Setup of build 65:
==> flow/design.v <==
module division(input clk, input rst, input start, input [31:0] dividendo, divisor,
                output [31:0] cociente, residuo, output done);
reg [31:0] shift_register;
reg [31:0] pre_divisor;
reg [31:0] cont;
reg idle;                       
reg done_r;                     
reg [15:0] resta, pre_cocido, res, cocido;
always @ (posedge clk) begin
  done_r <= 1'b0;
  if (rst) begin
    idle = 1'b1;
  end else if (idle) begin
    if (start) begin
      cont = 32'b0;
      shift_register = {8'b0, dividendo[15:0]};
      pre_cocido = 16'b0;
      pre_divisor = divisor;
      shift_register = shift_register << 1;
      cont = cont + 1'b1;
      idle = 1'b0;
    end
  end else begin
    if (cont < 5'd17) begin
      if (shift_register[31:16] < pre_divisor[15:0]) begin
        pre_cocido = pre_cocido << 1;
      end else begin
        resta = shift_register[31:16] - pre_divisor[15:0];
        pre_cocido = pre_cocido << 1;
        pre_cocido[0] = 1'b1;
        shift_register[31:16] = resta;
      end
      shift_register = shift_register << 1;
      cont = cont + 1'b1;
    end else begin
      cocido = pre_cocido;
      res = shift_register[31:16]>>1;
      idle = 1'b1;
      done_r <= 1'b1;
    end
  end
end
assign cociente = {16'b0, cocido};
assign residuo = {16'b0, res};
assign done = done_r;
endmodule
clock: 2.61 ns
lec_check: 0
abc_area: 1
cap_margin: 20
core_margin: 2
core_utilization: 70
cts_cluster_size: 74
place_density: 0.38
setup_slack_margin: 0.63
slew_margin: 20
run.sh (not shown) runs the stock make flow with config.mk's settings and CLKGATE_MAP_FILE=.
No crash in build 65: every stage finished, but the layout fails its final checks due to negative setup slack.
Here is what was changed in the inputs of build 66 compared with build 65.
Settings: removing SETUP_SLACK_MARGIN (formerly 0.63); setting CTS_CLUSTER_DIAMETER to 233 for the first time; changing CAP_MARGIN from 20 to 30; changing ABC_AREA from 1 to 0; changing CORE_UTILIZATION from 70 to 72; changing the clock period (ns, I/O delays scaled along) from 2.61 to 2.47.
Notes after the runs:
- [flow] build 66 | stages: complete | final checks: fail | reason: negative setup slack
- Row post-synthesis cell count from yosys: build 66 lower / build 65 higher
- Build 66 has utilization below what build 65 had.
- Sum of negative setup slack sits lower in build 66 than in build 65.
- Build 66 against build 65: layout-stage area growth over the synthesis result went down 5.0 points, part of the cycle the worst path needs went up 11 points.
- For the detailed-route via count, build 66 came in 35% lower than build 65 did.
- Reported for build 66 and build 65, combined buffer and inverter count along the critical path turned out identical to the last digit.
## Diff of input files: build 48 against build 66
Settings: a deleted CTS_CLUSTER_SIZE that had been 74; a change of CORE_UTILIZATION from 72 to 70; a deleted PLACE_DENSITY that had been 0.38; an added SETUP_SLACK_MARGIN of 0.73; a change of CAP_MARGIN from 30 to 0.
==> comparison <==
- Between build 66 and build 48, horizontal die size is lower for build 66, build 48 comes in above that.
- Comparing build 66 and build 48, the lower half-perimeter wire length of the detailed placement result was measured on build 48.
- Status(build 48) = ERROR, stage = 4_1_cts
- Taking build 66 as the reference, in build 48 die area now sits higher, area of the core up 4.6%, post-place instance area saw an increase, initial cell density of the core has decreased.
Here is what was changed in the inputs of build 79 compared with build 48.
Settings: CTS_CLUSTER_SIZE: unset -> 41; CORE_UTILIZATION: 70 -> 66; CAP_MARGIN: 0 -> 20; ABC_AREA: 0 -> unset; CTS_CLUSTER_DIAMETER: 233 -> unset; the clock period (ns, I/O delays scaled along): 2.47 -> 2.46.
--- outcome ---
- Status(build 79) = ERROR, stage = 5_1_grt
- The post-synthesis cell count of build 79 and that of build 48 are within noise of each other.
- Re width of the die: build 79 is about 3% up on build 48.
- Summary — HPWL reported at the end of detailed placement, build 79 relative to build 48: lower, by 500 um.
- Relative to build 48, the number of rows in the core area measured on build 79 has increased by a few percent.
- Compared with build 48, core region area in build 79 increased by a few percent.
- Summary: with build 48 as the reference, placement-stage cell area in build 79 moved up slightly.
- The worst slack after detailed placement of build 79 and that of build 48 are within noise of each other.
- Die area came out higher on build 79 than on build 48.
--- input diff build 79..build 56 ---
Settings: setting ABC_AREA to 1 for the first time; setting PLACE_DENSITY to 0.6 for the first time; removing CTS_CLUSTER_SIZE (formerly 41); changing SETUP_SLACK_MARGIN from 0.73 to 0.61; changing CORE_UTILIZATION from 66 to 68.
Results
- The log for build 79 ends in 5_1_grt with error DPL-0038, so the run never completed.
- [build 56] flow finished | final checks: failed | reasons: negative setup slack
- Going from build 79 to build 56, cell count after placement grew by 46%, floorplan-stage core utilization has increased, setup slack after placement saw an increase.


// division: RTL as listed in full above, without the edits since
make LEC_CHECK=0 CAP_MARGIN=15 CELL_PAD_IN_SITES_DETAIL_PLACEMENT=2 CELL_PAD_IN_SITES_GLOBAL_PLACEMENT=3 CORE_ASPECT_RATIO=0.72 CORE_MARGIN=2 CORE_UTILIZATION=40 GPL_TIMING_DRIVEN=0 HOLD_SLACK_MARGIN=-0.1 MIN_ROUTING_LAYER=met2 SLEW_MARGIN=25 TNS_END_PERCENT=20 finish   # period 6.57 ns
The first run finished clean.
==> next run, changes <==
- CAP_MARGIN: 15 -> 20
- CELL_PAD_IN_SITES_DETAIL_PLACEMENT: 2 -> not set
- CELL_PAD_IN_SITES_GLOBAL_PLACEMENT: 3 -> not set
- CORE_ASPECT_RATIO: 0.72 -> not set
- GPL_TIMING_DRIVEN: 0 -> not set
- HOLD_SLACK_MARGIN: -0.1 -> not set
- MIN_ROUTING_LAYER: met2 -> not set
- PLACE_DENSITY: not set -> 0.6
- SLEW_MARGIN: 25 -> 20
- TNS_END_PERCENT: 20 -> not set
- clock period: 6.57 -> 10.0 ns (I/O delays scaled with it)
The changed run passed the timing, DRC and antenna checks.
Power drops by a quarter to a third.
Via count drops by a quarter to a third.
Combinational power drops by well over a third.
Die area stays flat.
==> next run, changes <==
- CORE_ASPECT_RATIO: not set -> 0.5
- CORE_UTILIZATION: 40 -> 68
- CTS_CLUSTER_DIAMETER: not set -> 399
- CTS_CLUSTER_SIZE: not set -> 98
- TNS_END_PERCENT: not set -> 70
Outcome:
- clock skew increases by 0.011 ns
- cell count came out lower by roughly a tenth
- synthesized area stays the same
- die area falls by well over a third
- wire length grows by roughly a tenth
- non-clock buffer count stays the same
- worst hold slack is better by 0.0064 ns
- count of clock-buffer cells in the layout fell by 10
- utilization goes up by 36 points


== run a ==
Starts from the design.v that is shown in full above.
make LEC_CHECK=0 CAP_MARGIN=20 CORE_MARGIN=2 CORE_UTILIZATION=40 PLACE_DENSITY=0.6 SETUP_SLACK_MARGIN=1.24 SLEW_MARGIN=20 finish   # period 4.42 ns
Run a completed; timing, DRC and antenna clean
Here is what was changed in the inputs of run b compared with run a.
diff --git a/flow/config.mk b/flow/config.mk
--- a/flow/config.mk
+++ b/flow/config.mk
@@ -9,5 +9,4 @@
 export CORE_MARGIN = 2
-export CORE_UTILIZATION = 40
-export PLACE_DENSITY = 0.6
-export SETUP_SLACK_MARGIN = 1.24
+export CORE_UTILIZATION = 66
+export SETUP_SLACK_MARGIN = -0.19
 export SLEW_MARGIN = 20
==> flow/constraint.sdc <==
create_clock -name core_clock -period 2.46 [get_ports {clk}]
set_input_delay 0.4920 -clock core_clock [delete_from_list [all_inputs] [get_ports {clk}]]
set_output_delay 0.4920 -clock core_clock [all_outputs]
set_load 0.01 [all_outputs]
==> comparison <==
The run showing the smaller fraction of power consumed by sequential logic is run b.
Compared with run a, in run b tap cell count went down 77; met2 routing resource usage after global routing went up 22 points; combinational cell fraction of total power went up 1.6 points.
Reported for run b and run a, number of placed I/O pins turned out identical to the last digit.
In run b the implementation ran to completion but is not tape-out ready, as the final checks report negative setup slack.
The worst setup path startpoint comes out shift_register[16] in one run and rst in the other, namely in run b and run a respectively.
Worst setup slack: run b < run a


// division: RTL as listed in full above, without the edits since
Settings: LEC_CHECK=0, CAP_MARGIN=15, CELL_PAD_IN_SITES_GLOBAL_PLACEMENT=3, CORE_MARGIN=2, CORE_UTILIZATION=40, GPL_TIMING_DRIVEN=0, PLACE_DENSITY=0.61, SLEW_MARGIN=25; clock period 6.57 ns.
The baseline finished with timing, DRC and antenna clean.
Then changed:
Settings changed: CAP_MARGIN 15 to 20, CELL_PAD_IN_SITES_GLOBAL_PLACEMENT 3 to not set, CORE_UTILIZATION 40 to 70, GPL_TIMING_DRIVEN 0 to not set, PLACE_DENSITY 0.61 to 0.6, SLEW_MARGIN 25 to 20.
Clock period 6.57 ns to 4.42 ns, I/O delays scaled along.
Outcome: The new run produced a clean layout; cell area decreases by a few percent; non-clock buffer count drops by 47; sequential power increases by well over a third.
Then changed:
Settings changed: ABC_AREA set to 1, CTS_CLUSTER_SIZE set to 74, PLACE_DENSITY 0.6 to 0.61, SETUP_SLACK_MARGIN set to 0.35.
Clock period 4.42 ns to 2.61 ns, I/O delays scaled along.
After rerunning: Design area goes up by about 14%. Synthesized area rose by about 13%. Core utilization grows by 1.3 points. Worst setup slack got worse by 0.74 ns.
Then changed:
Settings changed: ABC_AREA 1 to not set, CORE_UTILIZATION 70 to 66, CTS_CLUSTER_SIZE 74 to not set, PLACE_DENSITY 0.61 to 0.6, SETUP_SLACK_MARGIN 0.35 to not set.
Clock period 2.61 ns to 3.73 ns, I/O delays scaled along.
=> Synthesized area came out lower by 12%; synthesized cell count came out lower by 37%; clock power came out lower by 41%; wire length came out lower by 28%; final cell count came out lower by 32%; fmax came out lower by 18%.


== job 3993 ==
Starts from the design.v that is shown in full above.
make LEC_CHECK=0 ABC_AREA=0 CAP_MARGIN=30 CORE_MARGIN=2 CORE_UTILIZATION=70 CTS_CLUSTER_DIAMETER=233 GPL_ROUTABILITY_DRIVEN=0 SLEW_MARGIN=20 finish   # period 2.46 ns
Ran to the end and failed final checks on negative setup slack: job 3993.
For job 3081, these inputs were changed with respect to job 3993:
--- a/flow/config.mk
+++ b/flow/config.mk
@@ -7,3 +7,3 @@
 export LEC_CHECK = 0
-export ABC_AREA = 0
+export ABC_AREA = 1
 export CAP_MARGIN = 30
@@ -12,3 +12,5 @@
 export CTS_CLUSTER_DIAMETER = 233
+export CTS_CLUSTER_SIZE = 72
 export GPL_ROUTABILITY_DRIVEN = 0
+export PLACE_DENSITY = 0.78
 export SLEW_MARGIN = 20
==> comparison <==
Total die area was lower in the run labelled job 3993.
Job 3081 was carried through to the last stage, and its layout satisfied the timing, DRC and antenna checks.
Diff job 3993 -> job 3081: via count +1,171; wire length has remained practically unchanged.
Delta (job 3081 minus job 3993): via count normalized by instance count down about 11%; total power down 5.1%.
Of job 3993 and job 3081, the run reporting the lower combinational share of power was job 3993.
Looking at critical path depth, job 3081 sits 3 above job 3993.
As of job 3081, die extent in y had risen by a few percent compared to job 3993.
Relative to job 3081, the following input files were edited for job 7922:
==> flow/config.mk <==
export PLATFORM = sky130hd
export DESIGN_NAME = division
export DESIGN_NICKNAME = division
export VERILOG_FILES = /design/flow/design.v
export SDC_FILE = /design/flow/constraint.sdc
export NUM_CORES = 4
export LEC_CHECK = 0
export CAP_MARGIN = 20
export CORE_MARGIN = 2
export CORE_UTILIZATION = 69
export CTS_CLUSTER_SIZE = 40
export SETUP_SLACK_MARGIN = 0.73
export SLEW_MARGIN = 20
[summary]
Every run in job 3081 and job 7922 closed cleanly, with the single exception of job 7922. Job 7922: DPL-0033 in clock tree synthesis -> run aborted. Job 3081 -> job 7922: cell area after synthesis decreased by more than 10%. Compared with job 3081, in job 7922 cell total after placement fell 307, HPWL after detailed placement fell 2200 um. Delta (job 7922 minus job 3081): sequential fraction of the synthesis area saw an increase; die area saw a decrease. Diff job 3081 -> job 7922 | number of cells in the yosys synthesis report | decrease of 37%. Relative to job 3081, the standard-cell row count measured on job 7922 has decreased by a few percent. The worst setup slack before clock tree synthesis of job 7922 falls short of that of job 3081 by 0.10 ns.
> inputs changed (job 7922 -> job 3040)
--- a/flow/config.mk
+++ b/flow/config.mk
@@ -7,7 +7,10 @@
 export LEC_CHECK = 0
+export ABC_AREA = 1
 export CAP_MARGIN = 20
 export CORE_MARGIN = 2
-export CORE_UTILIZATION = 69
-export CTS_CLUSTER_SIZE = 40
-export SETUP_SLACK_MARGIN = 0.73
+export CORE_UTILIZATION = 72
+export CTS_CLUSTER_DIAMETER = 193
+export CTS_CLUSTER_SIZE = 10
+export PLACE_DENSITY = 0.6
+export SETUP_SLACK_MARGIN = -0.24
 export SLEW_MARGIN = 20
Notes after the runs:
Job 3040 ran to completion and came out clean on the timing, DRC and antenna checks. Job 7922 has a lower horizontal extent of the die than job 3040. Job 7922 has a higher share of synthesized cell area in full adder, half adder and majority cells than job 3040. Max post-synthesis cell area across job 7922 and job 3040: job 3040. Taking job 7922 as the reference point, the overall die height of job 3040 rises by about 4%. [job 3040 vs job 7922] synthesized instance count: higher in job 3040. The die area in job 3040 is 1.08 times that in job 7922.
Changes in job 5610 relative to job 3040:
--- a/flow/config.mk
+++ b/flow/config.mk
@@ -7,3 +7,2 @@
 export LEC_CHECK = 0
-export ABC_AREA = 1
 export CAP_MARGIN = 20
@@ -11,6 +10,5 @@
 export CORE_UTILIZATION = 72
-export CTS_CLUSTER_DIAMETER = 193
-export CTS_CLUSTER_SIZE = 10
-export PLACE_DENSITY = 0.6
-export SETUP_SLACK_MARGIN = -0.24
+export CTS_CLUSTER_SIZE = 14
+export PLACE_DENSITY = 0.95
+export SETUP_SLACK_MARGIN = -0.19
 export SLEW_MARGIN = 20
Every stage of job 5610 finished as expected; the final checks, on the other hand, flagged negative setup slack, which means the layout fails. Maximum vdd ir drop | job 5610 above job 3040. Delta(clock skew, job 5610 - job 3040) > 0. Relative to job 3040, the number of global-route vias before repair of job 5610 is lower by 16%. Job 5610 against job 3040; maximum operating frequency is down by more than 10%.


// division: RTL as listed in full above, without the edits since
clock: 4.78 ns
lec_check: 0
abc_area: 1
cap_margin: 20
core_margin: 2
core_utilization: 72
cts_cluster_diameter: 373
cts_cluster_size: 100
place_density: 0.6
slew_margin: 20
tns_end_percent: 5
The starting point passed the timing, DRC and antenna checks.
Rerun with:
--- a/flow/config.mk
+++ b/flow/config.mk
@@ -11,3 +11 @@
-export CORE_UTILIZATION = 72
-export CTS_CLUSTER_DIAMETER = 373
-export CTS_CLUSTER_SIZE = 100
+export CORE_UTILIZATION = 68
@@ -14,0 +13 @@
+export SETUP_SLACK_MARGIN = 0.13
@@ -16 +14,0 @@
-export TNS_END_PERCENT = 5
==> flow/constraint.sdc (replaced) <==
create_clock -name core_clock -period 2.46 [get_ports {clk}]
set_input_delay 0.4920 -clock core_clock [delete_from_list [all_inputs] [get_ports {clk}]]
set_output_delay 0.4920 -clock core_clock [all_outputs]
set_load 0.01 [all_outputs]
Outcome: The new run produced a clean layout; cell area rises slightly; sequential cell count stays the same; clock skew fell by 0.0057 ns; utilization came out lower by 3.8 points; global-route usage came out lower by 1.7 points; worst setup slack gets worse by 1.8 ns; register-to-register slack gets worse by 1.8 ns; synthesized cell count is unchanged; power came out higher by well over a third; sequential power increases by well over a third; maximum frequency came out higher by a quarter to a third.
Rerun with:
--- a/flow/config.mk
+++ b/flow/config.mk
@@ -11 +11,3 @@
-export CORE_UTILIZATION = 68
+export CORE_UTILIZATION = 72
+export CTS_CLUSTER_DIAMETER = 193
+export CTS_CLUSTER_SIZE = 10
@@ -13 +15 @@
-export SETUP_SLACK_MARGIN = 0.13
+export SETUP_SLACK_MARGIN = -0.22
Outcome:
- The new run went through all stages and came out clean
- sequential power is about the same
- worst setup slack got worse by 0.049 ns
- final area shrinks slightly
- clock skew barely changes
- combinational power is about the same
- cell count shrinks slightly
- power grows slightly
- flip-flop count is unchanged
- first-iteration DRC count grows by a quarter to a third
- die area shrinks by a few percent


RTL: the design.v shown in full above, as it stands there.
make LEC_CHECK=0 ABC_AREA=1 CAP_MARGIN=20 CORE_ASPECT_RATIO=0.7 CORE_MARGIN=2 CORE_UTILIZATION=72 CTS_CLUSTER_DIAMETER=373 CTS_CLUSTER_SIZE=100 PLACE_DENSITY=0.35 SETUP_SLACK_MARGIN=0.61 SLEW_MARGIN=20 TNS_END_PERCENT=5 finish   # period 4.78 ns
The baseline produced a clean layout.
Then changed:
CORE_ASPECT_RATIO = not set   (was 0.7)
CTS_CLUSTER_DIAMETER = 353   (was 373)
CTS_CLUSTER_SIZE = 99   (was 100)
PLACE_DENSITY = 0.6   (was 0.35)
SETUP_SLACK_MARGIN = not set   (was 0.61)
clock period = 2.74 ns   (was 4.78 ns; I/O delays follow)
Outcome: Power came out higher by 71%. Non-clock buffer count came out higher by 4. Register-to-register slack loses 1.3 ns. Maximum frequency came out higher by 29%. Routed wire length came out lower by 8.1%.
Power figures rest on the tool's default switching activity, not on a simulated workload.
